[flow/config.mk]
export PLATFORM = sky130hd
export DESIGN_NAME = saw2sin
export DESIGN_NICKNAME = saw2sin
export VERILOG_FILES = /design/flow/design.v
export SDC_FILE = /design/flow/constraint.sdc
export NUM_CORES = 4
export LEC_CHECK = 0
export ABC_AREA = 1
export CAP_MARGIN = 20
export CORE_MARGIN = 2
export CORE_UTILIZATION = 67
export SLEW_MARGIN = 20
[flow/design.v]
`default_nettype none
module cordic
( input  var [15:0] i_qph  
, output var [15:0] o_sin  
);
logic [15:0] i_x;
logic [15:0] i_y;
always_comb i_x = i_qph[15] ? 16'h0000 : 16'hDBD9;
always_comb i_y = i_qph[15] ? 16'hDBD9 : 16'h0000;
logic [22:0] cordic_angle [0:18];
always_comb cordic_angle[ 0] = 23'h25C80A;  
always_comb cordic_angle[ 1] = 23'h13F670;  
always_comb cordic_angle[ 2] = 23'h0A2223;  
always_comb cordic_angle[ 3] = 23'h05161A;  
always_comb cordic_angle[ 4] = 23'h028BAF;  
always_comb cordic_angle[ 5] = 23'h0145EC;  
always_comb cordic_angle[ 6] = 23'h00A2F8;  
always_comb cordic_angle[ 7] = 23'h00517C;  
always_comb cordic_angle[ 8] = 23'h0028BE;  
always_comb cordic_angle[ 9] = 23'h00145F;  
always_comb cordic_angle[10] = 23'h000A2F;  
always_comb cordic_angle[11] = 23'h000517;  
always_comb cordic_angle[12] = 23'h00028B;  
always_comb cordic_angle[13] = 23'h000145;  
always_comb cordic_angle[14] = 23'h0000A2;  
always_comb cordic_angle[15] = 23'h000051;  
always_comb cordic_angle[16] = 23'h000028;  
always_comb cordic_angle[17] = 23'h000014;  
always_comb cordic_angle[18] = 23'h00000A;  
/*verilator lint_off UNOPTFLAT*/
logic [18:0] x [0:19];
logic [18:0] y [0:19];
logic [22:0] p [0:19];
/*verilator lint_on UNOPTFLAT*/
always_comb x[0] = {1'b0, i_x, {2{1'b0}}};
always_comb y[0] = {1'b0, i_y, {2{1'b0}}};
always_comb p[0] = {i_qph, {7{1'b0}}};
/*verilator lint_off ALWCOMBORDER*/
for (genvar i = 0; i < 19; i = i + 1) begin: l_cordic_steps
  always_comb
    if (p[i][22]) begin
      x[i+1] = x[i] + (y[i] >>> (i+1));
      y[i+1] = y[i] - (x[i] >>> (i+1));
      p[i+1] = p[i] + cordic_angle[i];
    end else begin
      x[i+1] = x[i] - (y[i] >>> (i+1));
      y[i+1] = y[i] + (x[i] >>> (i+1));
      p[i+1] = p[i] - cordic_angle[i];
    end
end
/*verilator lint_on ALWCOMBORDER*/
always_comb
  if (i_qph > 16'd65508)   o_sin = 16'hFFFE;
  else if (i_qph < 16'd32) o_sin = i_qph + (i_qph >> 1);
  else                     o_sin = y[19][17:2];
endmodule
`default_nettype none
module saw2sin
( input  var        i_clk
, input  var [15:0] i_saw
, output var [15:0] o_sin
);
logic invert;
always_comb invert = i_saw[15];
logic reverse;
always_comb reverse = i_saw[14];
logic [15:0] qsaw;
always_comb qsaw = reverse
  ? {~i_saw[13:0], 2'b11}  
  : {i_saw[13:0], 2'b01};  
logic [15:0] qsin;
cordic cordic
( .i_qph (qsaw)
, .o_sin (qsin)
);
logic [16:0] sin;
always_ff @(posedge i_clk) sin <= reverse
  ? (invert ? ~{1'b1, qsin[15:0]}           
            : {1'b1, qsin[15:0]} + 17'd1)   
  : (invert ? ~{1'b1, qsin[15:0]} + 17'd2   
            : {1'b1, qsin[15:0]} + 17'd0);  
always_comb o_sin = sin[16:1];
endmodule
[flow/constraint.sdc]
create_clock -name core_clock -period 78.7 [get_ports {i_clk}]
set_input_delay 15.7400 -clock core_clock [delete_from_list [all_inputs] [get_ports {i_clk}]]
set_output_delay 15.7400 -clock core_clock [all_outputs]
set_load 0.01 [all_outputs]
[flow/run.sh]
#!/bin/bash
# the make line also repeats each setting of config.mk as NAME=value (left out here)
make -C /OpenROAD-flow-scripts/flow DESIGN_CONFIG=/design/flow/config.mk WORK_HOME=/design/flow/orfs CLKGATE_MAP_FILE= finish
==> results of run 1 <==
## area by class of cell
class,count,area [um^2]
fillers,6196,20200
well taps,864,1080
flip-flops and latches,16,320
repair buffers,46,425
inverters,1176,4430
multi-input cells,5541,39200
clock buffers,4,88.8
## routing by layer
layer	global-route usage (%)	up-vias
met4	7.34	0
met1	42.3	19424
met3	1.31	150
met5	0	-
li1	-	22516
met2	58.4	789
## per-stage QoR
stage	hold WS, ns	worst slack [ns]
3_5_place_dp	16.48	9.04
3_3_place_gp	16.48	10.35
2_1_floorplan	16.04	15.02
4_1_cts	16.41	9.06
6_report	16.41	8.82
5_1_grt	16.48	2.62
==> flow_metrics.tcl, run 1 <==
# collected from the flow reports
set metrics [dict create \
    wl_met3_um 4000 \
    dr_wl_met2_um 53500 \
    portBuffers 32 \
    path_common_cell "nand2_1" \
    crit_start "i_saw[14]" \
    drtIter0Drc 2580 \
    grt_antenna_before_repair 0 \
    synth-main-ff-cell "dfxtp_1" \
    cts_setup_buffers 0 \
    grt_pass1_vias 40171 \
    cp-endpoint "sin[13]$_DFF_P_" \
    yosysWarningCount 6 \
    cts_htree_levels 1 \
    synth_cell_type_count 77 \
    cts_resized 0 \
    synth_top_area_share_pct 26.3 \
    whs_path_depth 5 \
    syn_area_per_cell_um2 6.54 \
    maxSlewViolCount 0 \
    final_core_util_pct 69.3 \
    area_delta_synth_final_pct 2.60 \
    whs_endpoint "sin[16]$_DFF_P_" \
    chip_area_um2 68400 \
    routabilityCongestion 0.976 \
    async_flop_share_pct 0 \
    netlist_area_um2 44400 \
    tightest_slew_ns 1.07 \
    yosysMostFrequentCell "inv_1" \
    placementRows 94 \
    crit_path_top_delay_cell "clkinv_1" \
    hold_viol_final 0 \
    nNetsFinal 7769 \
    dr_total_vias 42879 \
    crit_type "in -> reg" \
    crit_cells 323 \
    overflow 0 \
    path_max_fanout 39 \
    fp.dieH_um 261 \
    cp-start-kind "input pin" \
    fa_ha_area_share_pct 27.9 \
    mux_share_pct 0 \
    ys_top_logic_family "adder cells" \
    hold_buffers 0 \
    root_buffer "clkbuf_16" \
    ys_seq_share_pct 0.721 \
    cp_num_buf_inv 38 \
    synthTopCellsByCount "1,142 x inv_1, 1,016 x nand2_1, 933 x ha_1, 831 x a21oi_1, 729 x xor2_1" \
    antennaDiodeCount 0 \
    vias_per_cell 5.61 \
    fp_util_pct 67.6 \
    synth_flops 16 \
    cts.sinks 16 \
    fmax_mhz 14.3 \
    drc 0 \
    dr.pass1.iters 7 \
    dp_hpwl_um 98800 \
    syn-num-nets 7774 \
    core_um2 65700 \
    syn_inst 6789 \
    cts_tree "done" \
    met1_length_um 52900 \
    status "timing/DRC/antenna clean" \
    drv_cap 0 \
    crit_arrival_ns 70.03 \
    tool_warnings 52 \
    fin_crit_ns 69.88 \
    ys_area_um2 44400 \
    die_w_um 261 \
    synth_stat.cells 6789 \
    top_layer_used "met4" \
    end_kind "register" \
    slew-limit-headroom_pct 28.6 \
    finalSetupTns_ns 0 \
    required_ns 78.85 \
    top_cells_by_area "ha_1 26%, xor2_1 14%, inv_1 9.6%, a21oi_1 9.4%, nand2_1 8.6%" \
    holdCritStartpoint "i_saw[14]" \
    place_area_um2 45500 \
    edf_count 0 \
    final_cells 7647 \
    routed_wl_um 113000 \
    design_area_um2 45600 \
    top_level_ports 33 \
    ys_sh_simple_pct 23.2 \
    track_usage_pct 32.3 \
    dp_cells 7643 \
    grt_max_degree 47 \
    synthXorXnorAreaFrac_pct 18.2 \
    cts_buffer_depth 2 \
    setup_viol 0 \
    critPathMaxStageDelay_ns 0.95 \
    yosysTopAreaCell "ha_1" \
    ant_nets 0 \
    yosys.area_share.aoi_pct 19.0 \
    critical_path.top_delay_family "AND-OR/OR-AND gates" \
    wl_per_cell_um 14.8 \
    grt_pass1_wl_um 188000 \
    cts-buffers-inserted 3 \
    rsz0062_at_grt "false" \
    hp-class "in -> reg" \
    min_period_over_period_pct 88.8 \
    path_clk_slew_ns 0.05 \
]
==> inputs of run 2 (changes only) <==
- CAP_MARGIN: 20 -> 10
- CELL_PAD_IN_SITES_DETAIL_PLACEMENT: unset -> 0
- CORE_UTILIZATION: 67 -> 65
- CTS_CLUSTER_DIAMETER: unset -> 359
- CTS_CLUSTER_SIZE: unset -> 85
- GPL_ROUTABILITY_DRIVEN: unset -> 0
- GPL_TIMING_DRIVEN: unset -> 1
- MAX_ROUTING_LAYER: unset -> met4
- PLACE_DENSITY_LB_ADDON: unset -> 0.04
- SETUP_SLACK_MARGIN: unset -> 2.98
- TNS_END_PERCENT: unset -> 45
- clock period: 78.7 -> 58.5 ns (I/O delays scaled with it)
==> flow_metrics.tcl, run 2 <==
# collected from the flow reports
set metrics [dict create \
    chip_area_um2 70500 \
    hp-class "in -> reg" \
    ys_seq_share_pct 0.721 \
    edf_count 0 \
    drc 0 \
    cp-endpoint "sin[15]$_DFF_P_" \
    grtUsageMet2_pct 59.0 \
    ys_top_logic_family "adder cells" \
    status "timing/DRC/antenna clean" \
    cts_htree_levels 1 \
    root_buffer "clkbuf_16" \
    grt_use_met3_pct 1.39 \
    grt_pass1_vias 42621 \
    synth_flops 16 \
    async_flop_share_pct 0 \
    slew-limit-headroom_pct 22.2 \
    cts.sinks 16 \
    yosysTopAreaCell "ha_1" \
    ys_area_um2 44400 \
    ant_nets 0 \
    crit_type "in -> reg" \
    cts_buffer_depth 2 \
    crit_start "i_saw[10]" \
    n_fill_cell 5094 \
    wl_per_cell_um 15.7 \
    hold_viol_final 0 \
    grt_pass1_wl_um 197000 \
    tool_warnings 51 \
    routed_wl_um 128000 \
    dp_cells 7796 \
    core_um2 67400 \
    synth-main-ff-cell "dfxtp_1" \
    whs_endpoint "sin[2]$_DFF_P_" \
    nNetsFinal 8242 \
    netlist_area_um2 44400 \
    vias_per_cell 5.70 \
    dr_total_vias 46366 \
    min_period_over_period_pct 95.4 \
    cts_tree "done" \
    grt_max_degree 38 \
    synth_cell_type_count 77 \
    drv_cap 0 \
    fp.dieH_um 265 \
    top_level_ports 33 \
    maxSlewViolCount 0 \
    syn-num-nets 7774 \
    ys_sh_simple_pct 23.2 \
    dr.pass1.iters 8 \
    design_area_um2 52800 \
    cts-buffers-inserted 3 \
    placementRows 95 \
    fmax_mhz 17.9 \
    fin_crit_ns 55.79 \
    dp_hpwl_um 98700 \
    mux_share_pct 0 \
    antennaDiodeCount 0 \
    setup_viol 0 \
    cp_num_buf_inv 34 \
    top_cells_by_area "ha_1 26%, xor2_1 14%, inv_1 9.6%, a21oi_1 9.4%, nand2_1 8.6%" \
    required_ns 58.64 \
    logic_area_um2 42700 \
    end_kind "register" \
    finalSetupTns_ns 0 \
    area_delta_synth_final_pct 18.9 \
    crit_cells 310 \
    yosysMostFrequentCell "inv_1" \
    portBuffers 32 \
    top_usage_layer "met2" \
    critPathMaxStageDelay_ns 0.53 \
    fa_ha_area_share_pct 27.9 \
    drtIter0Drc 3221 \
    crit_arrival_ns 55.94 \
    path_common_cell "nand2_1" \
    whs_path_depth 4 \
    tightest_slew_ns 1.17 \
    synthTopCellsByCount "1,142 x inv_1, 1,016 x nand2_1, 933 x ha_1, 831 x a21oi_1, 729 x xor2_1" \
    yosysWarningCount 6 \
    die_w_um 265 \
    synth_stat.cells 6789 \
    yosys.area_share.aoi_pct 19.0 \
    syn_area_per_cell_um2 6.54 \
    synthXorXnorAreaFrac_pct 18.2 \
    track_usage_pct 33.4 \
    overflow 0 \
    place_area_um2 46600 \
    synth_top_area_share_pct 26.3 \
    path_clk_slew_ns 0.05 \
    path_max_fanout 9 \
    syn_inst 6789 \
    cp-start-kind "input pin" \
    critical_path.top_delay_family "AND-OR/OR-AND gates" \
    grt.met1_usage_pct 41.7 \
    grt_antenna_before_repair 0 \
    crit_path_top_delay_cell "clkdlybuf4s50_1" \
    final_cells 8129 \
    fp_util_pct 65.9 \
    flop_area_um2 320 \
    holdCritStartpoint "i_saw[14]" \
    hold_slack_ns 12.11 \
    rsz0062_at_grt "true" \
]
-- run 2: layout make-up --
type | instances | share of cell area, %
Multi-Input combinational cell | 5542 | 80.8
Sequential cell | 16 | 0.606
Timing Repair inverter | 1 | 0.00947
Timing Repair Buffer | 517 | 7.92
Inverter | 1176 | 8.45
Tap cell | 873 | 2.07
Clock buffer | 4 | 0.168
-- run 2: layer usage --
layer	routed length, um	part of all wire [%]
met1	54700	43
met4	4490	3.5
met5	0	0
met3	6270	4.9
met2	62400	49
-- run 2: repair_timing --
action                                  4_1_cts  5_1_grt
endpoints found under the setup margin       16       16
gates resized                               225      589
hold buffers                                  0        0
pin swaps                                   160      367
hold endpoints to repair                      0        0
gates cloned                                  3        2
setup buffers                               151      173
-- run 2: stage by stage --
step | setup WS [ns] | util, %
2_1_floorplan | 2.99 | -
3_3_place_gp | -0.441 | 69.2
3_5_place_dp | -1.25 | 69.2
4_1_cts | 3.02 | 72.6
5_1_grt | -0.554 | 78.4
6_report | 2.71 | 78.4
==> inputs of run 3 (changes only) <==
- CAP_MARGIN: 10 -> 20
- CELL_PAD_IN_SITES_DETAIL_PLACEMENT: 0 -> unset
- CORE_ASPECT_RATIO: unset -> 1.42
- CORE_UTILIZATION: 65 -> 72
- CTS_CLUSTER_DIAMETER: 359 -> 338
- CTS_CLUSTER_SIZE: 85 -> 95
- GPL_ROUTABILITY_DRIVEN: 0 -> unset
- GPL_TIMING_DRIVEN: 1 -> unset
- MAX_ROUTING_LAYER: met4 -> unset
- PLACE_DENSITY: unset -> 0.43
- PLACE_DENSITY_LB_ADDON: 0.04 -> unset
- SETUP_SLACK_MARGIN: 2.98 -> unset
- TNS_END_PERCENT: 45 -> 20
- clock period: 58.5 -> 56.8 ns (I/O delays scaled with it)
==> flow_metrics.tcl, run 3 <==
# collected from the flow reports
set metrics [dict create \
    yosys.area_share.aoi_pct 19.0 \
    design_area_um2 54400 \
    crit_cells 294 \
    cts-buffers-inserted 3 \
    grt_pass1_vias 44828 \
    cts_buffer_depth 2 \
    die_w_um 212 \
    core_um2 61100 \
    yosysMostFrequentCell "inv_1" \
    critPathMaxStageDelay_ns 0.59 \
    portBuffers 32 \
    synth_top_area_share_pct 26.3 \
    end_kind "register" \
    edf_count 0 \
    n_fill_cell 3164 \
    holdCritStartpoint "i_saw[14]" \
    yosysWarningCount 6 \
    synth_cell_type_count 77 \
    whs_endpoint "sin[2]$_DFF_P_" \
    slew-limit-headroom_pct 17.6 \
    track_usage_pct 37.1 \
    syn-num-nets 7774 \
    hold_buffers 0 \
    crit_start "i_saw[14]" \
    placementRows 108 \
    path_common_cell "a21oi_1" \
    cp_num_buf_inv 40 \
    maxSlewViolCount 0 \
    drc 0 \
    wl_per_cell_um 20.2 \
    path_clk_slew_ns 0.05 \
    layout_setup_ws_ns -2.76 \
    crit_type "in -> reg" \
    top_cells_by_area "ha_1 26%, xor2_1 14%, inv_1 9.6%, a21oi_1 9.4%, nand2_1 8.6%" \
    mux_share_pct 0 \
    drtIter0Drc 5090 \
    violations "negative setup slack" \
    synthTopCellsByCount "1,142 x inv_1, 1,016 x nand2_1, 933 x ha_1, 831 x a21oi_1, 729 x xor2_1" \
    top_level_ports 33 \
    dr.pass1.iters 10 \
    async_flop_share_pct 0 \
    whs_path_depth 6 \
    logic_area_um2 43600 \
    setup_viol 16 \
    critical_path.top_delay_family "AND-OR/OR-AND gates" \
    tool_warnings 53 \
    crit_arrival_ns 59.69 \
    min_period_over_period_pct 105 \
    fp.dieH_um 300 \
    hp-class "in -> reg" \
    cts.sinks 16 \
    overflow 0 \
    yosysTopAreaCell "ha_1" \
    hold_viol_final 0 \
    tightest_slew_ns 1.23 \
    fp_util_pct 72.7 \
    ys_sh_simple_pct 23.2 \
    synthXorXnorAreaFrac_pct 18.2 \
    root_buffer "clkbuf_16" \
    fmax_mhz 16.8 \
    ant_nets 0 \
    cp-endpoint "sin[14]$_DFF_P_" \
    grt_antenna_before_repair 11 \
    synth_stat.cells 6789 \
    ys_top_logic_family "adder cells" \
    drv_cap 0 \
    status "complete, but fails checks" \
    synth-main-ff-cell "dfxtp_1" \
    crit_path_top_delay_cell "xor2_2" \
    grt_max_degree 37 \
    dr_total_vias 52442 \
    fin_crit_ns 59.56 \
    netlist_area_um2 44400 \
    ys_seq_share_pct 0.721 \
    area_delta_synth_final_pct 22.4 \
    nNetsFinal 8326 \
    cts_tree "done" \
    ys_area_um2 44400 \
    vias_per_cell 6.42 \
    fa_ha_area_share_pct 27.9 \
    grt_pass1_wl_um 198000 \
    flop_area_um2 320 \
    routabilityCongestion 1.07 \
    required_ns 56.93 \
    routed_wl_um 165000 \
    rsz0062_at_grt "true" \
    place_area_um2 47400 \
    chip_area_um2 63700 \
    syn_area_per_cell_um2 6.54 \
    cts_htree_levels 1 \
    synth_flops 16 \
    path_max_fanout 9 \
    dp_hpwl_um 104000 \
    cp-start-kind "input pin" \
    syn_inst 6789 \
]
## run 3: cell type report
type	count	share of cell area (%)
Sequential cell	16	0.589
Multi-Input combinational cell	5543	80.2
Inverter	1176	8.21
Clock buffer	3	0.138
Tap cell	825	1.90
Timing Repair inverter	1	0.00921
Timing Repair Buffer	600	8.93
Antenna cell	1	0.00460
## run 3: routing by layer
layer	global-route usage, %	share of wire, %	up-vias
li1	-	-	23601
met4	28.4	12	18
met5	0	0.080	-
met3	4.20	9.8	1693
met2	71.4	46	3450
met1	35.5	32	23680
## run 3: through the flow
stage | hold WS (ns) | TNS (ns) | util, % | std cells | worst slack [ns]
4_1_cts | 12.14 | 0 | 79.0 | 7896 | 0.00562
3_5_place_dp | 12.10 | -46.97 | 77.7 | 7865 | -3.20
3_3_place_gp | 12.10 | -35.31 | 77.7 | 7865 | -2.44
5_1_grt | 11.97 | -81.68 | 89.0 | 8164 | -5.87
6_report | 11.94 | -34.02 | 89.0 | 8165 | -2.76
2_1_floorplan | 11.66 | 0 | - | 6789 | 0.0244
## run 3: repair_timing
action,in CTS,in global routing
cloned,1,6
endpoints found under the setup margin,16,16
buffers inserted,27,262
gates resized,118,908
pin swaps,32,543
==> inputs of run 4 (changes only) <==
- ABC_AREA: 1 -> 0
- CAP_MARGIN: 20 -> 10
- CELL_PAD_IN_SITES_DETAIL_PLACEMENT: unset -> 0
- CORE_ASPECT_RATIO: 1.42 -> unset
- CORE_UTILIZATION: 72 -> 71
- CTS_CLUSTER_DIAMETER: 338 -> unset
- CTS_CLUSTER_SIZE: 95 -> 75
- GPL_ROUTABILITY_DRIVEN: unset -> 0
- GPL_TIMING_DRIVEN: unset -> 1
- PLACE_DENSITY: 0.43 -> unset
- PLACE_DENSITY_LB_ADDON: unset -> 0.04
- SETUP_SLACK_MARGIN: unset -> 2.98
- TNS_END_PERCENT: 20 -> 65
- clock period: 56.8 -> 77.4 ns (I/O delays scaled with it)
==> flow_metrics.tcl, run 4 <==
# collected from the flow reports
set metrics [dict create \
    status "timing/DRC/antenna clean" \
    synth-main-ff-cell "dfxtp_1" \
    holdCritStartpoint "i_saw[14]" \
    grt_max_degree 53 \
    required_ns 77.57 \
    cts.sinks 16 \
    top_cells_by_area "ha_1 26%, xnor2_1 12%, a21oi_1 7.2%, xor2_1 5.7%, inv_1 4.9%" \
    ant_nets 0 \
    cp-start-kind "input pin" \
    yosys.area_share.aoi_pct 29.1 \
    yosysTopAreaCell "ha_1" \
    setup_viol 0 \
    syn_area_per_cell_um2 7.28 \
    syn_inst 6061 \
    hold_slack_ns 15.84 \
    crit_cells 300 \
    netlist_area_um2 44100 \
    nNetsFinal 7087 \
    finalSetupTns_ns 0 \
    drtIter0Drc 3061 \
    cts_htree_levels 1 \
    ys_area_um2 44100 \
    fp_util_pct 71.7 \
    rsz0062_at_grt "false" \
    wl_per_cell_um 17.1 \
    overflow 0 \
    critical_path.top_delay_family "AND-OR/OR-AND gates" \
    slew-limit-headroom_pct 32.7 \
    placementRows 91 \
    hp-class "in -> reg" \
    fmax_mhz 14.1 \
    maxSlewViolCount 0 \
    routed_wl_um 119000 \
    synth_cell_type_count 126 \
    dr_total_vias 43244 \
    cts_tree "done" \
    synth_flops 16 \
    root_buffer "clkbuf_16" \
    core_um2 61600 \
    grt_pass1_wl_um 188000 \
    path_max_fanout 35 \
    die_w_um 253 \
    grt_pass1_vias 39759 \
    area_delta_synth_final_pct 6.42 \
    fa_ha_area_share_pct 28.2 \
    synth_stat.cells 6061 \
    ys_sh_simple_pct 15.8 \
    crit_arrival_ns 71.18 \
    min_period_over_period_pct 91.7 \
    tool_warnings 50 \
    crit_path_top_delay_cell "or4_1" \
    cp-endpoint "sin[15]$_DFF_P_" \
    fp.dieH_um 253 \
    async_flop_share_pct 0 \
    chip_area_um2 64200 \
    dp_slack_ns 0.204 \
    end_kind "register" \
    synthTopCellsByCount "933 x ha_1, 639 x a21oi_1, 624 x xnor2_1, 577 x inv_1, 473 x nor2_1" \
    antennaDiodeCount 0 \
    whs_path_depth 3 \
    yosysWarningCount 6 \
    n_fill_cell 4893 \
    path_clk_slew_ns 0.05 \
    whs_endpoint "sin[1]$_DFF_P_" \
    track_usage_pct 34.3 \
    tightest_slew_ns 0.997 \
    cts_buffer_depth 2 \
    fin_crit_ns 71.01 \
    synthXorXnorAreaFrac_pct 19.2 \
    dr.pass1.iters 6 \
    final_core_util_pct 76.2 \
    dp_hpwl_um 96900 \
    critPathMaxStageDelay_ns 0.60 \
    edf_count 0 \
    ys_top_logic_family "AND-OR/OR-AND gates" \
    cts-buffers-inserted 3 \
    crit_start "i_saw[6]" \
    hold_viol_final 0 \
    syn-num-nets 7046 \
    cp_num_buf_inv 19 \
    yosysMostFrequentCell "ha_1" \
    ys_seq_share_pct 0.726 \
    synth_top_area_share_pct 26.4 \
    layout_setup_ws_ns 6.39 \
    mux_share_pct 0.760 \
    drc 0 \
    vias_per_cell 6.23 \
    drv_cap 0 \
    portBuffers 32 \
    grt_antenna_before_repair 0 \
    crit_type "in -> reg" \
    top_level_ports 33 \
]
run 4: final cells by class:
class                   instances  area, um^2  share of cell area [%]
multi-input cells            5356       42000                    89.5
inverters                     589        2250                    4.79
repair buffers                135        1220                    2.61
well taps                     837        1050                    2.23
flip-flops and latches         16         320                   0.682
clock buffers                   4        88.8                   0.189
repair inverters                1        5.00                  0.0107
run 4: layer usage:
metal,track usage (%),up-vias,share of wire [%]
met5,0,-,0
met4,12.8,0,4.0
met3,2.04,330,5.0
met2,59.7,1344,47
met1,44.4,19901,44
li1,-,21669,-
run 4: repair_timing:
item                                    in CTS  in global routing
endpoints found under the setup margin      16                 16
pin swaps                                    2                 31
cloned                                       0                  7
hold buffers                                 0                  0
buffers inserted                             4                 66
gates resized                               28                239
run 4: metrics by stage:
| step | area, um^2 | instances |
|---|---|---|
| final | 47000 | 6938 |
| after global routing | 47000 | 6938 |
| after CTS | 45500 | 6865 |
| after detailed placement | 45200 | 6857 |
| after global placement | 45200 | 6857 |
| after floorplan | 44100 | 6061 |
==> inputs of run 5 (changes only) <==
- ABC_AREA: 0 -> 1
- CAP_MARGIN: 10 -> 20
- CELL_PAD_IN_SITES_DETAIL_PLACEMENT: 0 -> unset
- CORE_UTILIZATION: 71 -> 57
- CTS_CLUSTER_SIZE: 75 -> unset
- GPL_ROUTABILITY_DRIVEN: 0 -> unset
- GPL_TIMING_DRIVEN: 1 -> unset
- HOLD_SLACK_MARGIN: unset -> -0.09
- PLACE_DENSITY_LB_ADDON: 0.04 -> unset
- SETUP_SLACK_MARGIN: 2.98 -> unset
- TNS_END_PERCENT: 65 -> unset
- clock period: 77.4 -> 53.3 ns (I/O delays scaled with it)
==> flow_metrics.tcl, run 5 <==
# collected from the flow reports
set metrics [dict create \
    maxSlewViolCount 0 \
    synthTopCellsByCount "1,142 x inv_1, 1,016 x nand2_1, 933 x ha_1, 831 x a21oi_1, 729 x xor2_1" \
    dr.pass1.iters 10 \
    status "complete, but fails checks" \
    hold_viol_final 0 \
    whs_endpoint "sin[1]$_DFF_P_" \
    root_buffer "clkbuf_16" \
    dr_total_vias 52923 \
    edf_count 0 \
    yosysMostFrequentCell "inv_1" \
    crit_path_top_delay_cell "fa_1" \
    final_cells 9598 \
    syn-num-nets 7774 \
    routabilityCongestion 0.993 \
    ys_sh_simple_pct 23.2 \
    grt_pass1_wl_um 225000 \
    layout_setup_ws_ns -1.59 \
    synth_stat.cells 6789 \
    hold_slack_ns 11.04 \
    fa_ha_area_share_pct 27.9 \
    grt_pass1_vias 48979 \
    critical_path.top_delay_family "AND-OR/OR-AND gates" \
    chip_area_um2 80200 \
    whs_path_depth 5 \
    dp_hpwl_um 113000 \
    cts.sinks 16 \
    nNetsFinal 9544 \
    grt_max_degree 38 \
    drv_cap 0 \
    synth_top_area_share_pct 26.3 \
    cts_tree "done" \
    hp-class "in -> reg" \
    tool_warnings 54 \
    fp.dieH_um 283 \
    placementRows 102 \
    die_w_um 283 \
    syn_area_per_cell_um2 6.54 \
    cp-start-kind "input pin" \
    path_clk_slew_ns 0.05 \
    holdCritStartpoint "i_saw[14]" \
    overflow 0 \
    violations "negative setup slack" \
    synth-main-ff-cell "dfxtp_1" \
    core_um2 77300 \
    path_max_fanout 19 \
    synthXorXnorAreaFrac_pct 18.2 \
    yosysWarningCount 6 \
    area_delta_synth_final_pct 47.1 \
    critPathMaxStageDelay_ns 0.48 \
    track_usage_pct 32.6 \
    hold_buffers 0 \
    required_ns 53.43 \
    slew-limit-headroom_pct 31.1 \
    async_flop_share_pct 0 \
    vias_per_cell 5.51 \
    grt_antenna_before_repair 0 \
    cts_htree_levels 1 \
    top_level_ports 33 \
    drtIter0Drc 3451 \
    yosys.area_share.aoi_pct 19.0 \
    crit_start "i_saw[14]" \
    ys_seq_share_pct 0.721 \
    cts-buffers-inserted 3 \
    crit_type "in -> reg" \
    fp_util_pct 57.4 \
    fin_crit_ns 54.89 \
    tightest_slew_ns 1.03 \
    top_cells_by_area "ha_1 26%, xor2_1 14%, inv_1 9.6%, a21oi_1 9.4%, nand2_1 8.6%" \
    crit_cells 325 \
    crit_arrival_ns 55.02 \
    cp_num_buf_inv 72 \
    fmax_mhz 18.2 \
    syn_inst 6789 \
    ant_nets 0 \
    rsz0062_at_grt "true" \
    netlist_area_um2 44400 \
    path_common_cell "buf_4" \
    portBuffers 32 \
    synth_flops 16 \
    synth_cell_type_count 77 \
    ys_top_logic_family "adder cells" \
    dp_cells 9188 \
    routed_wl_um 159000 \
    ys_area_um2 44400 \
    min_period_over_period_pct 103 \
    wl_per_cell_um 16.5 \
    cp-endpoint "sin[16]$_DFF_P_" \
    n_fill_cell 4872 \
    cts_buffer_depth 2 \
    antennaDiodeCount 0 \
    mux_share_pct 0 \
    end_kind "register" \
    yosysTopAreaCell "ha_1" \
    drc 0 \
    setup_viol 16 \
]
## run 5: cell type report
class	count	area, um^2	share of cell area, %
clock buffer	4	88.8	0.136
tap	1040	1300	1.99
multi-input combinational	5542	45100	69.0
timing repair buffer	1820	14100	21.5
sequential	16	320	0.490
inverter	1176	4490	6.87
## run 5: repair_timing
action	in CTS	in global routing
resized	359	977
gates cloned	1	1
pin swaps	244	780
buffers inserted	212	197
setup endpoints to repair	16	16
## run 5: layer usage
metal / wire length (um) / GRT usage [%] / vias to the layer above
met5: 0 / 0 / -
met4: 8820 / 10.7 / 0
met3: 7160 / 1.65 / 671
met2: 79100 / 60.8 / 1730
met1: 63600 / 39.6 / 24505
li1: - / - / 26017
## run 5: per-stage QoR
step | util [%] | cell area, um^2 | setup WS [ns] | setup TNS (ns)
2_1_floorplan | - | 44600 | 0.0182 | 0
3_3_place_gp | 72.6 | 56100 | -2.26 | -33.67
3_5_place_dp | 72.6 | 56100 | -2.96 | -44.44
4_1_cts | 76.9 | 59500 | -0.00120 | -0.00120
5_1_grt | 84.5 | 65400 | -4.29 | -64.21
6_report | 84.5 | 65400 | -1.59 | -21.41
==> inputs of run 6 (changes only) <==
- ABC_AREA: 1 -> 0
- CAP_MARGIN: 20 -> 10
- CELL_PAD_IN_SITES_DETAIL_PLACEMENT: unset -> 0
- CORE_UTILIZATION: 57 -> 65
- CTS_CLUSTER_DIAMETER: unset -> 359
- CTS_CLUSTER_SIZE: unset -> 85
- GPL_ROUTABILITY_DRIVEN: unset -> 0
- GPL_TIMING_DRIVEN: unset -> 1
- HOLD_SLACK_MARGIN: -0.09 -> unset
- PLACE_DENSITY_LB_ADDON: unset -> 0.04
- SETUP_SLACK_MARGIN: unset -> 2.98
- TNS_END_PERCENT: unset -> 45
- clock period: 53.3 -> 62.8 ns (I/O delays scaled with it)
==> flow_metrics.tcl, run 6 <==
# collected from the flow reports
set metrics [dict create \
    status "complete, but fails checks" \
    violations "max-capacitance violations, max-slew violations, negative setup slack" \
    cts.sinks 16 \
    drc 0 \
    dp_hpwl_um 103000 \
    finalSetupTns_ns -39.25 \
    chip_area_um2 70000 \
    crit_path_top_delay_cell "nor4_4" \
    placementRows 95 \
    edf_count 0 \
    required_ns 62.93 \
    dr.pass1.iters 9 \
    dr_total_vias 53466 \
    grt_max_degree 40 \
    fa_ha_area_share_pct 28.2 \
    synthTopCellsByCount "933 x ha_1, 639 x a21oi_1, 624 x xnor2_1, 577 x inv_1, 473 x nor2_1" \
    antennaDiodeCount 0 \
    critPathMaxStageDelay_ns 0.57 \
    ys_seq_share_pct 0.726 \
    fp.dieH_um 265 \
    syn_area_per_cell_um2 7.28 \
    cp-start-kind "input pin" \
    top_cells_by_area "ha_1 26%, xnor2_1 12%, a21oi_1 7.2%, xor2_1 5.7%, inv_1 4.9%" \
    dp_cells 7222 \
    vias_per_cell 6.86 \
    cts_tree "done" \
    portBuffers 32 \
    syn_inst 6061 \
    core_um2 67200 \
    crit_cells 307 \
    yosys.area_share.aoi_pct 29.1 \
    cts-buffers-inserted 3 \
    root_buffer "clkbuf_16" \
    logic_area_um2 46800 \
    ant_nets 0 \
    maxSlewViolCount 5 \
    final_cells 7794 \
    wl_per_cell_um 23.0 \
    synth_cell_type_count 126 \
    ys_top_logic_family "AND-OR/OR-AND gates" \
    grt_pass1_wl_um 222000 \
    hold_slack_ns 12.93 \
    layout_setup_ws_ns -2.85 \
    cp_num_buf_inv 33 \
    top_level_ports 33 \
    dr_wl_met2_um 79500 \
    area_delta_synth_final_pct 32.1 \
    critical_path.top_delay_family "AND-OR/OR-AND gates" \
    ys_sh_simple_pct 15.8 \
    yosysWarningCount 6 \
    crit_arrival_ns 65.78 \
    fp_util_pct 65.7 \
    path_max_fanout 37 \
    rsz0062_at_grt "true" \
    end_kind "register" \
    cts_htree_levels 1 \
    tightest_slew_ns 1.83 \
    flop_area_um2 320 \
    fmax_mhz 15.2 \
    n_fill_cell 3310 \
    holdCritStartpoint "i_saw[14]" \
    grt_pass1_vias 46035 \
    synth_flops 16 \
    whs_endpoint "sin[1]$_DFF_P_" \
    die_w_um 265 \
    top_layer_used "met5" \
    final_core_util_pct 86.8 \
    syn-num-nets 7046 \
    whs_path_depth 3 \
    drtIter0Drc 6234 \
    place_area_um2 48900 \
    synth_top_area_share_pct 26.4 \
    overflow 0 \
    min_period_over_period_pct 105 \
    track_usage_pct 37.2 \
    cp-endpoint "sin[15]$_DFF_P_" \
    wl_met3_um 19200 \
    hold_viol_final 0 \
    yosysTopAreaCell "ha_1" \
    synth-main-ff-cell "dfxtp_1" \
    ys_area_um2 44100 \
    mux_share_pct 0.760 \
    netlist_area_um2 44100 \
    crit_type "in -> reg" \
    synth_stat.cells 6061 \
    nNetsFinal 7907 \
    async_flop_share_pct 0 \
    cts_buffer_depth 2 \
    met1_length_um 63400 \
    setup_viol 16 \
    drv_cap 1 \
    synthXorXnorAreaFrac_pct 19.2 \
    grt_antenna_before_repair 3 \
    slew-limit-headroom_pct -23.6 \
    design_area_um2 58300 \
    yosysMostFrequentCell "ha_1" \
    path_common_cell "a21o_1" \
    tool_warnings 53 \
    crit_start "i_saw[8]" \
    dp_slack_ns -1.79 \
    path_clk_slew_ns 0.05 \
    fin_crit_ns 65.65 \
    hp-class "in -> reg" \
    routed_wl_um 179000 \
]
==> run 6: metal layers <==
metal	track usage, %	up-vias
met5	0	-
met4	16.6	4
met3	4.25	1596
met2	66.2	3955
met1	44.9	24579
li1	-	23332
==> run 6: area by class of cell <==
type / instances / share of cell area, %
inverter: 589 / 3.90
timing repair buffer: 955 / 13.2
multi-input combinational: 5355 / 80.3
clock buffer: 4 / 0.152
tap: 873 / 1.87
timing repair inverter: 2 / 0.0236
sequential: 16 / 0.549
==> run 6: what timing repair did <==
item | CTS | global route
pin swaps | 339 | 586
hold buffers | 0 | 0
gates resized | 490 | 604
setup buffers | 323 | 232
setup endpoints to repair | 16 | 16
gates cloned | 9 | 4
==> inputs of run 7 (changes only) <==
- ABC_AREA: 0 -> unset
- CAP_MARGIN: 10 -> 20
- CELL_PAD_IN_SITES_DETAIL_PLACEMENT: 0 -> unset
- CORE_UTILIZATION: 65 -> 63
- CTS_CLUSTER_DIAMETER: 359 -> unset
- CTS_CLUSTER_SIZE: 85 -> unset
- GPL_ROUTABILITY_DRIVEN: 0 -> unset
- GPL_TIMING_DRIVEN: 1 -> unset
- PLACE_DENSITY_LB_ADDON: 0.04 -> unset
- SETUP_SLACK_MARGIN: 2.98 -> unset
- TNS_END_PERCENT: 45 -> unset
- clock period: 62.8 -> 54.0 ns (I/O delays scaled with it)
==> flow_metrics.tcl, run 7 <==
# metrics dict for downstream scripts
set metrics [dict create \
    yosys.area_share.aoi_pct 29.1 \
    fa_ha_area_share_pct 28.2 \
    ys_area_um2 44100 \
    dp_slack_ns -10.54 \
    yosysTopAreaCell "ha_1" \
    stop_error "[ERROR DPL-0038] Utilization greater than 100%, impossible to legalize" \
    mux_share_pct 0.760 \
    fp_util_pct 63.4 \
    syn_area_per_cell_um2 7.28 \
    top_cells_by_area "ha_1 26%, xnor2_1 12%, a21oi_1 7.2%, xor2_1 5.7%, inv_1 4.9%" \
    yosysWarningCount 6 \
    chip_area_um2 72200 \
    die_w_um 269 \
    top_level_ports 33 \
    stop_stage "4_1_cts" \
    fp.dieH_um 269 \
    ys_sh_simple_pct 15.8 \
    synthTopCellsByCount "933 x ha_1, 639 x a21oi_1, 624 x xnor2_1, 577 x inv_1, 473 x nor2_1" \
    portBuffers 32 \
    synthXorXnorAreaFrac_pct 19.2 \
    netlist_area_um2 44100 \
    edf_count 0 \
    syn-num-nets 7046 \
    dp_cells 9397 \
    core_um2 69700 \
    synth_flops 16 \
    dp_hpwl_um 158000 \
    placementRows 97 \
    synth_cell_type_count 126 \
    synth_stat.cells 6061 \
    status "stopped before the end" \
    synth-main-ff-cell "dfxtp_1" \
    synth_top_area_share_pct 26.4 \
    yosysMostFrequentCell "ha_1" \
    ys_seq_share_pct 0.726 \
    routabilityCongestion 0.999 \
    async_flop_share_pct 0 \
    syn_inst 6061 \
    ys_top_logic_family "AND-OR/OR-AND gates" \
]
run 7: per-stage QoR:
stage | cell area (um^2)
global placement | 64900
floorplan | 45900
detailed placement | 64900
==> inputs of run 8 (changes only) <==
- CORE_UTILIZATION: 63 -> 40
- clock period: 54.0 -> 84.0 ns (I/O delays scaled with it)
==> flow_metrics.tcl, run 8 <==
# collected from the flow reports
set metrics [dict create \
    status "timing/DRC/antenna clean" \
    root_buffer "clkbuf_16" \
    grt_pass1_vias 38738 \
    synth_stat.cells 6061 \
    hold_viol_final 0 \
    fmax_mhz 12.8 \
    syn_area_per_cell_um2 7.28 \
    required_ns 84.17 \
    min_period_over_period_pct 92.7 \
    cp-start-kind "input pin" \
    path_max_fanout 52 \
    grt_max_degree 53 \
    fp.dieH_um 336 \
    drc 0 \
    cp_num_buf_inv 32 \
    nNetsFinal 7024 \
    syn_inst 6061 \
    netlist_area_um2 44100 \
    portBuffers 32 \
    fa_ha_area_share_pct 28.2 \
    cp-endpoint "sin[14]$_DFF_P_" \
    synthXorXnorAreaFrac_pct 19.2 \
    dp_hpwl_um 104000 \
    tightest_slew_ns 1.16 \
    fin_crit_ns 77.87 \
    synth_flops 16 \
    grt_pass1_wl_um 197000 \
    vias_per_cell 5.51 \
    dp_slack_ns 2.77 \
    crit_arrival_ns 78.04 \
    top_layer_used "met4" \
    met1_length_um 58800 \
    routed_wl_um 121000 \
    crit_path_top_delay_cell "ha_1" \
    drtIter0Drc 2277 \
    hp-class "in -> reg" \
    crit_cells 320 \
    hold_buffers 0 \
    flop_area_um2 320 \
    overflow 0 \
    dr_wl_met2_um 56300 \
    cts_htree_levels 1 \
    async_flop_share_pct 0 \
    crit_type "in -> reg" \
    path_clk_slew_ns 0.05 \
    grt_antenna_before_repair 0 \
    crit_start "i_saw[14]" \
    track_usage_pct 20.6 \
    ys_area_um2 44100 \
    chip_area_um2 113000 \
    top_level_ports 33 \
    drv_cap 0 \
    cts.sinks 16 \
    critPathMaxStageDelay_ns 0.53 \
    whs_path_depth 3 \
    synth_cell_type_count 126 \
    ys_top_logic_family "AND-OR/OR-AND gates" \
    cts-buffers-inserted 3 \
    whs_endpoint "sin[1]$_DFF_P_" \
    placementRows 121 \
    edf_count 0 \
    die_w_um 336 \
    finalSetupTns_ns 0 \
    slew-limit-headroom_pct 21.6 \
    yosysWarningCount 6 \
    setup_viol 0 \
    mux_share_pct 0.760 \
    wl_met3_um 3810 \
    synthTopCellsByCount "933 x ha_1, 639 x a21oi_1, 624 x xnor2_1, 577 x inv_1, 473 x nor2_1" \
    wl_per_cell_um 16.1 \
    dr_total_vias 41371 \
    hold_slack_ns 17.12 \
    routabilityCongestion 0.928 \
    final_core_util_pct 42.4 \
    yosysTopAreaCell "ha_1" \
    yosysMostFrequentCell "ha_1" \
    yosys.area_share.aoi_pct 29.1 \
    dr.pass1.iters 7 \
    ys_seq_share_pct 0.726 \
    cts_tree "done" \
    syn-num-nets 7046 \
    synth-main-ff-cell "dfxtp_1" \
    layout_setup_ws_ns 6.13 \
    n_fill_cell 11316 \
    end_kind "register" \
    top_cells_by_area "ha_1 26%, xnor2_1 12%, a21oi_1 7.2%, xor2_1 5.7%, inv_1 4.9%" \
    ys_sh_simple_pct 15.8 \
    logic_area_um2 41200 \
    path_common_cell "a21oi_1" \
    fp_util_pct 40.4 \
    area_delta_synth_final_pct 4.93 \
    maxSlewViolCount 0 \
    core_um2 109000 \
    holdCritStartpoint "i_saw[14]" \
    critical_path.top_delay_family "AND-OR/OR-AND gates" \
    synth_top_area_share_pct 26.4 \
    cts_buffer_depth 2 \
    antennaDiodeCount 0 \
    ant_nets 0 \
    tool_warnings 50 \
]
[run 8: area by class of cell]
class	count	area share, %
timing repair inverter	5	0.0540
clock buffer	3	0.162
multi-input combinational	5352	88.9
inverter	589	4.85
sequential	16	0.692
tap	1476	3.99
timing repair buffer	72	1.34
[run 8: timing repair]
item | CTS | global route
endpoints found under the setup margin | 0 | 16
buffers inserted | 0 | 13
resized | 0 | 29
[run 8: metal layers]
metal	up-vias	global-route usage, %
met4	0	2.82
met5	-	0
met3	106	0.329
li1	21537	-
met2	722	36.1
met1	19006	28.8
[run 8: through the flow]
step                std cells  cell area (um^2)
floorplan                6061             44100
global placement         7492             46000
detailed placement       7492             46000
CTS                      7495             46100
global route             7513             46300
finish                   7513             46300
==> inputs of run 9 (changes only) <==
- CORE_UTILIZATION: 40 -> 65
- MAX_ROUTING_LAYER: unset -> met4
- TNS_END_PERCENT: unset -> 5
- clock period: 84.0 -> 64.4 ns (I/O delays scaled with it)
==> flow_metrics.tcl, run 9 <==
# collected from the flow reports
set metrics [dict create \
    tool_warnings 52 \
    drc 0 \
    syn_area_per_cell_um2 7.28 \
    grt_pass1_vias 41492 \
    status "timing/DRC/antenna clean" \
    drv_cap 0 \
    required_ns 64.53 \
    cp-endpoint "sin[15]$_DFF_P_" \
    whs_endpoint "sin[1]$_DFF_P_" \
    tightest_slew_ns 0.793 \
    end_kind "register" \
    path_clk_slew_ns 0.05 \
    fp.dieH_um 265 \
    syn_inst 6061 \
    edf_count 0 \
    grt_pass1_wl_um 199000 \
    dr.pass1.iters 6 \
    path_max_fanout 12 \
    die_w_um 265 \
    root_buffer "clkbuf_16" \
    yosysMostFrequentCell "ha_1" \
    top_level_ports 33 \
    cts_htree_levels 1 \
    fa_ha_area_share_pct 28.2 \
    ys_sh_simple_pct 15.8 \
    ys_area_um2 44100 \
    track_usage_pct 34.2 \
    dp_hpwl_um 104000 \
    setup_viol 0 \
    synth_flops 16 \
    crit_cells 282 \
    antennaDiodeCount 0 \
    routed_wl_um 132000 \
    synthTopCellsByCount "933 x ha_1, 639 x a21oi_1, 624 x xnor2_1, 577 x inv_1, 473 x nor2_1" \
    logic_area_um2 44200 \
    drtIter0Drc 2797 \
    syn-num-nets 7046 \
    wl_per_cell_um 17.5 \
    mux_share_pct 0.760 \
    core_um2 67200 \
    synth_cell_type_count 126 \
    cts.sinks 16 \
    crit_start "i_saw[7]" \
    n_fill_cell 5015 \
    cp_num_buf_inv 23 \
    placementRows 95 \
    area_delta_synth_final_pct 21.0 \
    hp-class "in -> reg" \
    slew-limit-headroom_pct 46.7 \
    vias_per_cell 6.11 \
    synth_top_area_share_pct 26.4 \
    crit_type "in -> reg" \
    hold_buffers 0 \
    cts-buffers-inserted 3 \
    crit_arrival_ns 63.19 \
    critical_path.top_delay_family "AND-OR/OR-AND gates" \
    flop_area_um2 320 \
    yosysWarningCount 6 \
    nNetsFinal 7614 \
    min_period_over_period_pct 97.9 \
    place_area_um2 48800 \
    overflow 0 \
    yosysTopAreaCell "ha_1" \
    ys_top_logic_family "AND-OR/OR-AND gates" \
    ant_nets 0 \
    netlist_area_um2 44100 \
    synthXorXnorAreaFrac_pct 19.2 \
    yosys.area_share.aoi_pct 29.1 \
    grt_max_degree 50 \
    path_common_cell "a21o_1" \
    maxSlewViolCount 0 \
    cts_buffer_depth 2 \
    synth-main-ff-cell "dfxtp_1" \
    holdCritStartpoint "i_saw[14]" \
    whs_path_depth 3 \
    critPathMaxStageDelay_ns 0.56 \
    hold_viol_final 0 \
    portBuffers 32 \
    fp_util_pct 65.7 \
    design_area_um2 53400 \
    routabilityCongestion 0.987 \
    ys_seq_share_pct 0.726 \
    fin_crit_ns 63.06 \
    grt_antenna_before_repair 0 \
    top_cells_by_area "ha_1 26%, xnor2_1 12%, a21oi_1 7.2%, xor2_1 5.7%, inv_1 4.9%" \
    cp-start-kind "input pin" \
    fmax_mhz 15.9 \
    cts_tree "done" \
    crit_path_top_delay_cell "clkdlybuf4s50_1" \
    synth_stat.cells 6061 \
    dr_total_vias 45816 \
    chip_area_um2 70000 \
    async_flop_share_pct 0 \
]
run 9: metal layers:
layer  vias up  wire [um]  track usage [%]
li1      22745          -                -
met1     21357      56600             42.7
met2      1358      63700             60.1
met3       356       6150             1.24
met4         0       5160             9.84
met5         -          0                -
run 9: cell type report:
type	count	share of cell area, %
clock buffers	4	0.166
inverters	589	4.19
multi-input cells	5354	82.8
flip-flops and latches	16	0.600
well taps	873	2.05
repair buffers	664	10.1
repair inverters	1	0.0164
run 9: through the flow:
step	utilization (%)	hold WS (ns)	setup TNS (ns)	setup WS, ns	cells
after floorplan	-	13.11	0	0.0148	6061
after global placement	72.6	13.62	-11.38	-1.05	7309
after detailed placement	72.6	13.61	-30.97	-2.34	7309
after CTS	73.7	13.36	0	0.00491	7333
after global routing	79.5	13.24	-15.13	-1.22	7501
final	79.5	13.23	0	1.34	7501
run 9: what timing repair did:
action / 4_1_cts / 5_1_grt
resized: 122 / 648
setup endpoints to repair: 16 / 16
pin swaps: 20 / 379
buffers inserted: 19 / 161
hold endpoints to repair: 0 / 0
cloned: 1 / 7
==> inputs of run 10 (changes only) <==
- CELL_PAD_IN_SITES_DETAIL_PLACEMENT: unset -> 0
- CORE_ASPECT_RATIO: unset -> 1.53
- CORE_UTILIZATION: 65 -> 72
- CTS_CLUSTER_SIZE: unset -> 65
- GPL_ROUTABILITY_DRIVEN: unset -> 1
- GPL_TIMING_DRIVEN: unset -> 1
- MAX_ROUTING_LAYER: met4 -> unset
- PLACE_DENSITY: unset -> 0.51
- SETUP_SLACK_MARGIN: unset -> 0.09
- TNS_END_PERCENT: 5 -> unset
- clock period: 64.4 -> 59.0 ns (I/O delays scaled with it)
==> flow_metrics.tcl, run 10 <==
# metrics dict for downstream scripts
set metrics [dict create \
    ys_area_um2 44100 \
    fa_ha_area_share_pct 28.2 \
    synthXorXnorAreaFrac_pct 19.2 \
    syn_inst 6061 \
    stop_stage "3_5_place_dp" \
    ys_top_logic_family "AND-OR/OR-AND gates" \
    top_level_ports 33 \
    fp_util_pct 72.6 \
    die_w_um 204 \
    top_cells_by_area "ha_1 26%, xnor2_1 12%, a21oi_1 7.2%, xor2_1 5.7%, inv_1 4.9%" \
    synthTopCellsByCount "933 x ha_1, 639 x a21oi_1, 624 x xnor2_1, 577 x inv_1, 473 x nor2_1" \
    chip_area_um2 63300 \
    yosys.area_share.aoi_pct 29.1 \
    yosysWarningCount 6 \
    netlist_area_um2 44100 \
    core_um2 60800 \
    edf_count 0 \
    fp.dieH_um 310 \
    synth_flops 16 \
    mux_share_pct 0.760 \
    synth_stat.cells 6061 \
    synth-main-ff-cell "dfxtp_1" \
    synth_top_area_share_pct 26.4 \
    syn-num-nets 7046 \
    placementRows 112 \
    ys_sh_simple_pct 15.8 \
    ys_seq_share_pct 0.726 \
    stop_error "[ERROR DPL-0038] Utilization greater than 100%, impossible to legalize" \
    async_flop_share_pct 0 \
    syn_area_per_cell_um2 7.28 \
    routabilityCongestion 1.06 \
    portBuffers 32 \
    yosysTopAreaCell "ha_1" \
    status "stopped before the end" \
    synth_cell_type_count 126 \
    yosysMostFrequentCell "ha_1" \
]
run 10: per-stage QoR:
stage / instance area (um^2) / std cells
after global placement: 63100 / 9041
after floorplan: 45900 / 6061
==> inputs of run 11 (changes only) <==
- CELL_PAD_IN_SITES_DETAIL_PLACEMENT: 0 -> unset
- CORE_ASPECT_RATIO: 1.53 -> unset
- CTS_CLUSTER_DIAMETER: unset -> 353
- CTS_CLUSTER_SIZE: 65 -> 21
- GPL_ROUTABILITY_DRIVEN: 1 -> unset
- GPL_TIMING_DRIVEN: 1 -> unset
- MAX_ROUTING_LAYER: unset -> met4
- PLACE_DENSITY: 0.51 -> unset
- SETUP_SLACK_MARGIN: 0.09 -> unset
- TNS_END_PERCENT: unset -> 5
- clock period: 59.0 -> 62.6 ns (I/O delays scaled with it)
==> flow_metrics.tcl, run 11 <==
# metrics dict for downstream scripts
set metrics [dict create \
    die_w_um 252 \
    fa_ha_area_share_pct 28.2 \
    stop_error "[ERROR GRT-0232] Routing congestion too high. Check the congestion heatmap in the GUI." \
    track_usage_pct 73.6 \
    syn-num-nets 7046 \
    cts_htree_levels 1 \
    yosysMostFrequentCell "ha_1" \
    routabilityCongestion 1.05 \
    cts-buffers-inserted 3 \
    mux_share_pct 0.760 \
    synthXorXnorAreaFrac_pct 19.2 \
    status "stopped before the end" \
    stop_stage "5_1_grt" \
    edf_count 0 \
    synth_flops 16 \
    cts_buffer_depth 2 \
    chip_area_um2 63300 \
    portBuffers 32 \
    dp_slack_ns -2.99 \
    ys_sh_simple_pct 15.8 \
    fp_util_pct 73.0 \
    cts.sinks 16 \
    ys_seq_share_pct 0.726 \
    top_level_ports 33 \
    yosysWarningCount 6 \
    synthTopCellsByCount "933 x ha_1, 639 x a21oi_1, 624 x xnor2_1, 577 x inv_1, 473 x nor2_1" \
    ys_top_logic_family "AND-OR/OR-AND gates" \
    placementRows 90 \
    synth-main-ff-cell "dfxtp_1" \
    root_buffer "clkbuf_16" \
    place_area_um2 50900 \
    async_flop_share_pct 0 \
    synth_cell_type_count 126 \
    overflow 9 \
    dp_hpwl_um 107000 \
    yosysTopAreaCell "ha_1" \
    fp.dieH_um 252 \
    yosys.area_share.aoi_pct 29.1 \
    synth_top_area_share_pct 26.4 \
    syn_area_per_cell_um2 7.28 \
    core_um2 60500 \
    netlist_area_um2 44100 \
    syn_inst 6061 \
    top_cells_by_area "ha_1 26%, xnor2_1 12%, a21oi_1 7.2%, xor2_1 5.7%, inv_1 4.9%" \
    dp_cells 7495 \
    ys_area_um2 44100 \
    synth_stat.cells 6061 \
]
run 11: timing repair:
item	in CTS
setup endpoints to repair	16
buffers inserted	40
gates cloned	2
resized	204
pin swaps	71
hold buffers	0
run 11: metal layers:
| metal | global-route usage [%] | GRT overflow |
|---|---|---|
| met5 | - | - |
| met4 | 76.8 | 4 |
| met3 | 52.4 | 0 |
| met2 | 94.2 | 5 |
| met1 | 68.9 | 0 |
==> inputs of run 12 (changes only) <==
- CAP_MARGIN: 20 -> 10
- CORE_ASPECT_RATIO: unset -> 0.89
- CORE_MARGIN: 2 -> 9
- CORE_UTILIZATION: 72 -> 20
- CTS_CLUSTER_DIAMETER: 353 -> unset
- CTS_CLUSTER_SIZE: 21 -> 40
- MAX_ROUTING_LAYER: met4 -> unset
- PLACE_DENSITY_LB_ADDON: unset -> 0.05
- TNS_END_PERCENT: 5 -> 45
- clock period: 62.6 -> 64.7 ns (I/O delays scaled with it)
==> flow_metrics.tcl, run 12 <==
# collected from the flow reports
set metrics [dict create \
    dr_total_vias 49550 \
    critical_path.top_delay_family "AND-OR/OR-AND gates" \
    crit_type "in -> reg" \
    overflow 0 \
    critPathMaxStageDelay_ns 0.55 \
    holdCritStartpoint "i_saw[14]" \
    wl_per_cell_um 15.0 \
    drv_cap 0 \
    track_usage_pct 13.7 \
    setup_viol 0 \
    syn_area_per_cell_um2 7.28 \
    maxSlewViolCount 0 \
    cts_htree_levels 1 \
    drc 0 \
    cp-endpoint "sin[15]$_DFF_P_" \
    ys_seq_share_pct 0.726 \
    whs_endpoint "sin[1]$_DFF_P_" \
    cts_tree "done" \
    synth_top_area_share_pct 26.4 \
    synth_stat.cells 6061 \
    ys_sh_simple_pct 15.8 \
    end_kind "register" \
    cts_buffer_depth 2 \
    synthTopCellsByCount "933 x ha_1, 639 x a21oi_1, 624 x xnor2_1, 577 x inv_1, 473 x nor2_1" \
    ys_area_um2 44100 \
    synthXorXnorAreaFrac_pct 19.2 \
    tool_warnings 50 \
    crit_arrival_ns 61.62 \
    yosysTopAreaCell "ha_1" \
    routed_wl_um 172000 \
    hp-class "in -> reg" \
    top_level_ports 33 \
    vias_per_cell 4.31 \
    whs_path_depth 5 \
    status "timing/DRC/antenna clean" \
    hold_viol_final 0 \
    core_um2 219000 \
    grt_pass1_vias 48763 \
    area_delta_synth_final_pct 60.6 \
    drtIter0Drc 1660 \
    syn_inst 6061 \
    min_period_over_period_pct 95.0 \
    root_buffer "clkbuf_16" \
    ant_nets 0 \
    cts-buffers-inserted 3 \
    fa_ha_area_share_pct 28.2 \
    crit_path_top_delay_cell "or4_4" \
    fp.dieH_um 461 \
    routabilityCongestion 0.806 \
    slew-limit-headroom_pct 41.2 \
    path_max_fanout 8 \
    required_ns 64.83 \
    dr.pass1.iters 6 \
    fp_util_pct 20.1 \
    tightest_slew_ns 0.876 \
    path_common_cell "a21o_1" \
    dp_cells 11345 \
    synth-main-ff-cell "dfxtp_1" \
    grt_pass1_wl_um 268000 \
    yosysWarningCount 6 \
    edf_count 0 \
    fmax_mhz 16.3 \
    syn-num-nets 7046 \
    mux_share_pct 0.760 \
    synth_cell_type_count 126 \
    ys_top_logic_family "AND-OR/OR-AND gates" \
    netlist_area_um2 44100 \
    cts.sinks 16 \
    crit_cells 292 \
    final_cells 11493 \
    die_w_um 516 \
    yosys.area_share.aoi_pct 29.1 \
    crit_start "i_saw[14]" \
    top_cells_by_area "ha_1 26%, xnor2_1 12%, a21oi_1 7.2%, xor2_1 5.7%, inv_1 4.9%" \
    nNetsFinal 9526 \
    path_clk_slew_ns 0.05 \
    grt_antenna_before_repair 13 \
    grt_max_degree 40 \
    portBuffers 32 \
    cp_num_buf_inv 33 \
    cp-start-kind "input pin" \
    fin_crit_ns 61.49 \
    yosysMostFrequentCell "ha_1" \
    async_flop_share_pct 0 \
    chip_area_um2 238000 \
    placementRows 162 \
    synth_flops 16 \
    dp_hpwl_um 153000 \
]
==> run 12: area by class of cell <==
cell class / instances / area [um^2]
tap: 2952 / 3690
inverter: 589 / 2240
sequential: 16 / 320
timing repair inverter: 1 / 8.76
multi-input combinational: 5352 / 44800
timing repair buffer: 2578 / 19700
fill: 23816 / 148000
antenna: 1 / 2.50
clock buffer: 4 / 88.8
==> run 12: stage by stage <==
stage               cell area [um^2]  util, %  TNS [ns]  setup slack [ns]  hold slack, ns
detailed placement             66000     30.1    -18.98             -1.69           13.61
CTS                            66600     30.3         0          0.000277           13.35
floorplan                      44600        -         0            0.0112           13.17
finish                         70900     32.3         0              3.21           13.44
global route                   70900     32.3     -2.36            -0.324           13.49
global placement               66000     30.1    -20.95             -1.90           13.61
==> run 12: timing repair <==
| item | in CTS | in global routing |
|---|---|---|
| hold buffers | 0 | 0 |
| gates cloned | 0 | 3 |
| pin swaps | 19 | 442 |
| setup buffers | 19 | 122 |
| endpoints found under the setup margin | 16 | 16 |
| resized | 119 | 837 |
==> run 12: layer usage <==
| layer | GRT usage [%] | up-vias | part of all wire, % |
|---|---|---|---|
| met4 | 0.277 | 0 | 0.27 |
| met5 | 0 | - | 0 |
| met3 | 0.143 | 23 | 0.91 |
| met2 | 24.1 | 258 | 47 |
| li1 | - | 26529 | - |
| met1 | 19.9 | 22740 | 52 |
